## JK
## cpu
module cpu (
    input clk, 
    input reset,
    output reg [31:0] iaddr,
    input [31:0] idata,
    output reg [31:0] daddr,
    input [31:0] drdata,
    output reg [31:0] dwdata,
    output reg [3:0] dwe
);
    wire [31:0] daddr1, dwdata1;  
    wire [3:0] dwe1;
    wire [5:0] op;
    wire [31:0] rv1, rv2, rvout, r_rv2, wdata;
    wire [4:0] rs1, rs2, rd;
    wire we;
    alu32 u1(
        .op(op),
        .rv1(rv1),            
        .rv2(rv2),
        .rvout(rvout),
        .drdata(drdata),      
        .dwdata(dwdata1),     
        .dwe(dwe1),
        .daddr(daddr1),
        .iaddr(iaddr),
        .instr(idata)
    );
    regfile u2(
        .rs1(rs1),
        .rs2(rs2),
        .rd(rd),
        .we(we),
        .wdata(rvout),
        .rv1(rv1),
        .rv2(r_rv2),
        .clk(clk),
        .op(op),
        .instr(idata),
        .daddr(daddr1)
    );
    dummydecoder u3(
        .instr(idata),
        .op(op),
        .rs1(rs1),
        .rs2(rs2),
        .rd(rd),
        .r_rv2(r_rv2),
        .rv2(rv2),
        .we(we)
    );
    always @* begin
        if (reset) begin
           daddr = 0;
           dwdata = 0;
           dwe = 0;
        end
        else begin
           daddr = daddr1;
           dwdata = dwdata1;
           dwe = dwe1;
        end
    end
    wire [31:0] imm_j = {{12{idata[31]}},idata[19:12],idata[20],idata[30:21],1'b0};
    wire [31:0] imm_b = {{20{idata[31]}},idata[7],idata[30:25],idata[11:8],1'b0};
    wire [31:0] jalr_t = rv1 + {{20{idata[31]}},idata[31:20]};
    reg  [31:0] pc_next;
    always @* begin  
        case(op)
            29 : pc_next = iaddr + imm_j;  
            30 : pc_next = {jalr_t[31:1], 1'b0};  
            31 : pc_next = (rv1 == rv2) ? iaddr + imm_b : iaddr + 4;  
            32 : pc_next = (rv1 != rv2) ? iaddr + imm_b : iaddr + 4;  
  ...
For scale: roughly 170 I/O pins.
export LEC_CHECK = 0
export CAP_MARGIN = 20
export CELL_PAD_IN_SITES_GLOBAL_PLACEMENT = 2
export CORE_MARGIN = 6
export CORE_UTILIZATION = 40
export SLEW_MARGIN = 15
export TNS_END_PERCENT = 80
create_clock -name core_clock -period 11.0 [get_ports {clk}]
run.sh (not shown) runs the stock make flow with config.mk's settings and CLKGATE_MAP_FILE=.
Edits applied to the flow inputs when going from JK to MS:
Settings: CORE_UTILIZATION changed from 40 to 51; CELL_PAD_IN_SITES_GLOBAL_PLACEMENT removed (was 2); SLEW_MARGIN changed from 15 to 20; TNS_END_PERCENT removed (was 80); CORE_MARGIN changed from 6 to 2; SETUP_SLACK_MARGIN newly set to 1.03; the clock period (ns, I/O delays scaled along) changed from 11.0 to 5.87.
==> comparison <==
- Going from JK to MS, sum of met2 wire segment lengths after detailed routing shrank by a few percent.
- Higher final wirelength goes to MS over JK.
- [MS] total global-route track usage rose 12 points relative to JK
- Status MS: flow complete, layout not clean - negative setup slack
- MS vs JK, top routing layer in use: met5 vs met4
For AL, these inputs were changed with respect to MS:
Settings: CORE_UTILIZATION now 40, was 51; SETUP_SLACK_MARGIN now 2.77, was 1.03; PLACE_DENSITY now 0.6, previously not set; MIN_ROUTING_LAYER now met2, previously not set; MAX_ROUTING_LAYER now met4, previously not set; the clock period (ns, I/O delays scaled along) now 11.0, was 5.87.
Results
AL did not finish: a tool error stopped it during 5_1_grt.
Comparing AL and MS, the lower vertical die dimension was measured on MS.
Compared with MS, AL shows a lower number of instances resized during post-cts repair.
Area of placed instances went down by a little under 10% going from MS to AL.
Going from MS to AL, the floorplan core density was found to have gone down by 11 points.
In AL the pre-CTS setup slack turned out 2.71 ns higher than in MS.
Re portion of netlist area occupied by mux cells: no difference whatsoever between AL and MS.
AL vs MS — cell total after placement dropped by a few percent
AL -> MS: total standard cell area after synthesis delta 0, exact match
[compare] base=MS new=AL: post-CTS setup repair buffer count higher, TritonCTS buffer count has increased.
Input-level comparison between TR and AL:
Settings: SETUP_SLACK_MARGIN changed from 2.77 to 1.53; PLACE_DENSITY removed (was 0.6); MIN_ROUTING_LAYER removed (was met2); MAX_ROUTING_LAYER removed (was met4); CORE_UTILIZATION changed from 40 to 45; the clock period (ns, I/O delays scaled along) changed from 11.0 to 5.87.
[summary]
Of TR and AL, only AL fails to reach the end of the flow.
To summarise TR: no stage aborted, but the layout did not pass its checks, failing on negative setup slack.
Status: AL FAILED at 5_1_grt (tool error)
Higher height of the chip was reported by AL, not TR.
TR: post-CTS setup repair buffer count is about 17% lower than what AL reported.
Worst setup timing slack at the placement stage delta (TR − AL): unfavourable
TR against AL: synthesized cell count roughly the same, sequential-to-total area share from yosys stat roughly the same, die size lower, HPWL after detailed placement lower, post-synthesis compound-gate area fraction roughly the same.
Input changes introduced in PW (baseline for comparison: TR):
Settings: removing SETUP_SLACK_MARGIN (formerly 1.53); setting PLACE_DENSITY to 0.6 for the first time; setting TNS_END_PERCENT to 5 for the first time; changing CORE_UTILIZATION from 45 to 56.
### Flow results
PW: it failed during 5_1_grt, and the tool reported GRT-0232. Die area of PW falls short of that of TR by more than 10%. Changes observed in PW relative to TR: area of placed instances now sits at about the same level; fraction of the core area occupied by cells at floorplan rose by 11 points; minimum setup slack after placement fell by 0.23 ns.

========
cpu again, from the RTL that the note above started with.
make LEC_CHECK=0 ABC_AREA=0 CAP_MARGIN=20 CELL_PAD_IN_SITES_GLOBAL_PLACEMENT=1 CORE_MARGIN=2 CORE_UTILIZATION=47 CTS_CLUSTER_SIZE=37 HOLD_SLACK_MARGIN=-0.1 MAX_ROUTING_LAYER=met5 MIN_ROUTING_LAYER=met1 SETUP_SLACK_MARGIN=1.34 SLEW_MARGIN=20 TNS_END_PERCENT=65 finish   # period 7.28 ns
Edit:
Settings changed: ABC_AREA 0 to unset, CELL_PAD_IN_SITES_GLOBAL_PLACEMENT 1 to unset, CORE_UTILIZATION 47 to 40, CTS_CLUSTER_SIZE 37 to unset, HOLD_SLACK_MARGIN -0.1 to unset, MAX_ROUTING_LAYER met5 to unset, MIN_ROUTING_LAYER met1 to unset, PLACE_DENSITY set to 0.6, SETUP_SLACK_MARGIN 1.34 to unset, TNS_END_PERCENT 65 to unset.
Clock period 7.28 ns to 10.6 ns, I/O delays scaled along.
What happened: The new run produced a clean layout; hold slack improves by 0.075 ns; routed wire length came out lower by a few percent; cell area shrinks by roughly a tenth; worst setup slack gains 0.12 ns; die size is higher by about a fifth; global-route usage went down by 8.3 points; via count decreases by a few percent.

========
cpu again, from the RTL that the note above started with.
export LEC_CHECK = 0
export CAP_MARGIN = 20
export CORE_MARGIN = 2
export CORE_UTILIZATION = 50
export PLACE_DENSITY = 0.6
export SLEW_MARGIN = 20
create_clock -name core_clock -period 5.87 [get_ports {clk}]
The starting point reached the layout checks and failed them: negative setup slack.
Change:
--- a/flow/config.mk
+++ b/flow/config.mk
@@ -9,4 +9,4 @@
 export CORE_MARGIN = 2
-export CORE_UTILIZATION = 50
-export PLACE_DENSITY = 0.6
+export CORE_UTILIZATION = 58
+export SETUP_SLACK_MARGIN = -0.55
 export SLEW_MARGIN = 20
The new run died in global routing on GRT-0232.
Synthesized cell count stays the same.
Area after synthesis does not change.
Die area went down by 14%.
Change:
--- a/flow/config.mk
+++ b/flow/config.mk
@@ -9,4 +9,6 @@
 export CORE_MARGIN = 2
-export CORE_UTILIZATION = 58
-export SETUP_SLACK_MARGIN = -0.55
+export CORE_UTILIZATION = 72
+export CTS_CLUSTER_DIAMETER = 188
+export CTS_CLUSTER_SIZE = 99
+export PLACE_DENSITY = 0.6
 export SLEW_MARGIN = 20
==> flow/constraint.sdc (replaced) <==
create_clock -name core_clock -period 6.7 [get_ports {clk}]
set_input_delay 1.3400 -clock core_clock [delete_from_list [all_inputs] [get_ports {clk}]]
set_output_delay 1.3400 -clock core_clock [all_outputs]
set_load 0.01 [all_outputs]
=> The new run did not get past detailed placement with DPL-0033; area after synthesis does not change; die size went down by 19%; synthesized cell count is unchanged.
Change:
--- a/flow/config.mk
+++ b/flow/config.mk
@@ -9,6 +9,4 @@
 export CORE_MARGIN = 2
-export CORE_UTILIZATION = 72
-export CTS_CLUSTER_DIAMETER = 188
-export CTS_CLUSTER_SIZE = 99
-export PLACE_DENSITY = 0.6
+export CORE_UTILIZATION = 66
+export SETUP_SLACK_MARGIN = 0.92
 export SLEW_MARGIN = 20
==> flow/constraint.sdc (replaced) <==
create_clock -name core_clock -period 3.73 [get_ports {clk}]
set_input_delay 0.7460 -clock core_clock [delete_from_list [all_inputs] [get_ports {clk}]]
set_output_delay 0.7460 -clock core_clock [all_outputs]
set_load 0.01 [all_outputs]
After rerunning: With this change the flow aborted during global routing on GRT-0116; die size increases by 9.0%; synthesized area stays the same; synthesized cell count is unchanged.
Change:
--- a/flow/config.mk
+++ b/flow/config.mk
@@ -7,6 +7,10 @@
 export LEC_CHECK = 0
-export CAP_MARGIN = 20
+export CAP_MARGIN = 10
 export CORE_MARGIN = 2
-export CORE_UTILIZATION = 66
-export SETUP_SLACK_MARGIN = 0.92
+export CORE_UTILIZATION = 72
+export CTS_CLUSTER_DIAMETER = 313
+export CTS_CLUSTER_SIZE = 40
+export HOLD_SLACK_MARGIN = 0.26
+export PLACE_DENSITY = 0.64
+export SETUP_SLACK_MARGIN = 0.47
 export SLEW_MARGIN = 20
==> flow/constraint.sdc (replaced) <==
create_clock -name core_clock -period 3.35 [get_ports {clk}]
set_input_delay 0.6700 -clock core_clock [delete_from_list [all_inputs] [get_ports {clk}]]
set_output_delay 0.6700 -clock core_clock [all_outputs]
set_load 0.01 [all_outputs]
Result: Now the flow died in detailed placement (DPL-0033). Synthesized area does not change. Die area came out lower by a little under a tenth. Synthesized cell count stays the same.
Change:
==> flow/config.mk (replaced) <==
export PLATFORM = sky130hd
export DESIGN_NAME = cpu
export DESIGN_NICKNAME = cpu
export VERILOG_FILES = /design/flow/design.v
export SDC_FILE = /design/flow/constraint.sdc
export NUM_CORES = 4
export LEC_CHECK = 0
export CAP_MARGIN = 20
export CORE_MARGIN = 2
export CORE_UTILIZATION = 44
export PLACE_DENSITY = 0.6
export SLEW_MARGIN = 20
==> flow/constraint.sdc (replaced) <==
create_clock -name core_clock -period 10.6 [get_ports {clk}]
set_input_delay 2.1200 -clock core_clock [delete_from_list [all_inputs] [get_ports {clk}]]
set_output_delay 2.1200 -clock core_clock [all_outputs]
set_load 0.01 [all_outputs]
Effect: This time the run ran to the end with no violations. Synthesized cell count is unchanged. Synthesized area does not change. Die area rises by 63%.

========
Setup of run 1:
Starting RTL as in the previous note.
Settings: LEC_CHECK=0, CAP_MARGIN=0, CORE_MARGIN=8, CORE_UTILIZATION=40, CTS_CLUSTER_SIZE=34, GPL_ROUTABILITY_DRIVEN=0, MAX_ROUTING_LAYER=met4, MIN_ROUTING_LAYER=met2, PLACE_DENSITY=0.6, SETUP_SLACK_MARGIN=2.77, SLEW_MARGIN=35, TNS_END_PERCENT=70; clock period 11.0 ns.
Run 1 got as far as global routing (5_1_grt), where a tool error ended the run.
For run 2, these inputs were changed with respect to run 1:
- clearing MAX_ROUTING_LAYER, which used to be met4
- swapping 0 for 20 in CAP_MARGIN
- clearing TNS_END_PERCENT, which used to be 70
- swapping 8 for 2 in CORE_MARGIN
- clearing MIN_ROUTING_LAYER, which used to be met2
- swapping 35 for 20 in SLEW_MARGIN
- swapping 40 for 50 in CORE_UTILIZATION
- clearing CTS_CLUSTER_SIZE, which used to be 34
- swapping 2.77 for 0.89 in SETUP_SLACK_MARGIN
- clearing GPL_ROUTABILITY_DRIVEN, which used to be 0
- swapping 11.0 for 5.87 in the clock period (ns, I/O delays scaled along)
Notes after the runs:
Run 2: flow complete, layout not clean; failing: setup timing
Relative to run 1, die area has decreased by 44000 um2 in run 2.
Area fraction in compound gates after synthesis came out exactly the same in run 1 and run 2.
Any difference in chip area from the yosys synthesis statistics between run 1 and run 2 is small enough to ignore.
Diff run 1..run 2 | number of cells in Yosys stat | unchanged
Diff run 1 -> run 2: standard-cell row count went down by 16, starting density of the core went up by 10 points, count of buffers added by post-CTS timing repair for setup went down by 4.1%.
Relative to run 2, the following input files were edited for run 3:
- an added MIN_ROUTING_LAYER of met1
- an added ABC_AREA of 0
- a change of SETUP_SLACK_MARGIN from 0.89 to 1.34
- an added CTS_CLUSTER_SIZE of 37
- an added HOLD_SLACK_MARGIN of 0.28
- an added MAX_ROUTING_LAYER of met5
- an added TNS_END_PERCENT of 65
- an added CELL_PAD_IN_SITES_GLOBAL_PLACEMENT of 1
- a deleted PLACE_DENSITY that had been 0.6
- a change of the clock period (ns, I/O delays scaled along) from 5.87 to 7.28
## What came out
As for a clean layout from run 2 and run 3, there is none. The flow for run 3 finished, though final verification flagged setup timing. Run 2 has lower pre-CTS setup slack than run 3. A top power consumer group of registers is what run 3 shows, while combinational logic belongs to run 2. Routed wire length on met3 ended up about 7% lower on run 3 than on run 2. Run 3 and run 2 ended up with roughly the same count of sequential standard cells. Compared with run 2, run 3 shows a final setup slack of the worst path that is 0.64 ns higher.
### run 3 -> run 4
- SETUP_SLACK_MARGIN changed from 1.34 to 0.69
- CORE_UTILIZATION changed from 50 to 53
- the clock period (ns, I/O delays scaled along) changed from 7.28 to 5.87
Findings:
FAIL run 4 @ global routing (5_1_grt): tool exited with error
Looking at row count, run 4 sits 4 lower than run 3 does.
Comparing run 4 against run 3, there is no change at all in fraction of the mapped netlist area in compound gates.
Final estimated routing congestion in global placement down 1.8% in run 4 wrt run 3
Run 4 vs run 3 — post-cts sizing count climbed by more than half
As of run 4, post-DP HPWL had risen by more than 10% compared to run 3.
Inputs modified between run 4 and run 5:
- a change of CORE_UTILIZATION from 53 to 70
- a change of MAX_ROUTING_LAYER from met5 to met4
- a deleted HOLD_SLACK_MARGIN that had been 0.28
- an added CELL_PAD_IN_SITES_DETAIL_PLACEMENT of 2
- an added PLACE_DENSITY of 0.91
- a change of TNS_END_PERCENT from 65 to 75
- a change of MIN_ROUTING_LAYER from met1 to met2
- a change of SETUP_SLACK_MARGIN from 0.69 to 1.34
- a change of the clock period (ns, I/O delays scaled along) from 5.87 to 7.28
## What came out
Run 5: aborted in detailed placement (3_5_place_dp) (tool error)
Changes observed in run 5 relative to run 4: number of placement rows went down, chip area shrank by 31000 um2, post-synthesis register bit count about even.
Run 4 -> run 5: area fraction in and, or, nand and nor cells after synthesis delta 0, exact match
Diff run 4..run 5 | synthesis area per yosys | unchanged

========
cpu again, from the RTL that the note above started with.
Settings: LEC_CHECK=0, CAP_MARGIN=10, CORE_MARGIN=2, CORE_UTILIZATION=72, CTS_CLUSTER_DIAMETER=313, CTS_CLUSTER_SIZE=40, HOLD_SLACK_MARGIN=-0.08, PLACE_DENSITY=0.64, SLEW_MARGIN=20, TNS_END_PERCENT=40; clock period 3.35 ns.
The baseline never finished: it broke off in detailed placement (3_5_place_dp).
Rerun with:
CAP_MARGIN = 20   (was 10)
CORE_UTILIZATION = 57   (was 72)
CTS_CLUSTER_DIAMETER = default   (was 313)
CTS_CLUSTER_SIZE = default   (was 40)
HOLD_SLACK_MARGIN = default   (was -0.08)
MAX_ROUTING_LAYER = met4   (was default)
PLACE_DENSITY = default   (was 0.64)
SETUP_SLACK_MARGIN = 1.03   (was default)
TNS_END_PERCENT = 5   (was 40)
clock period = 5.87 ns   (was 3.35 ns; I/O delays follow)
The new run never finished: it broke off in global routing (5_1_grt) with GRT-0116.
Die size goes up by 26%.
Area after synthesis does not change.
Synthesized cell count is unchanged.
No activity file was given, so power comes from the tool's default toggle rates.
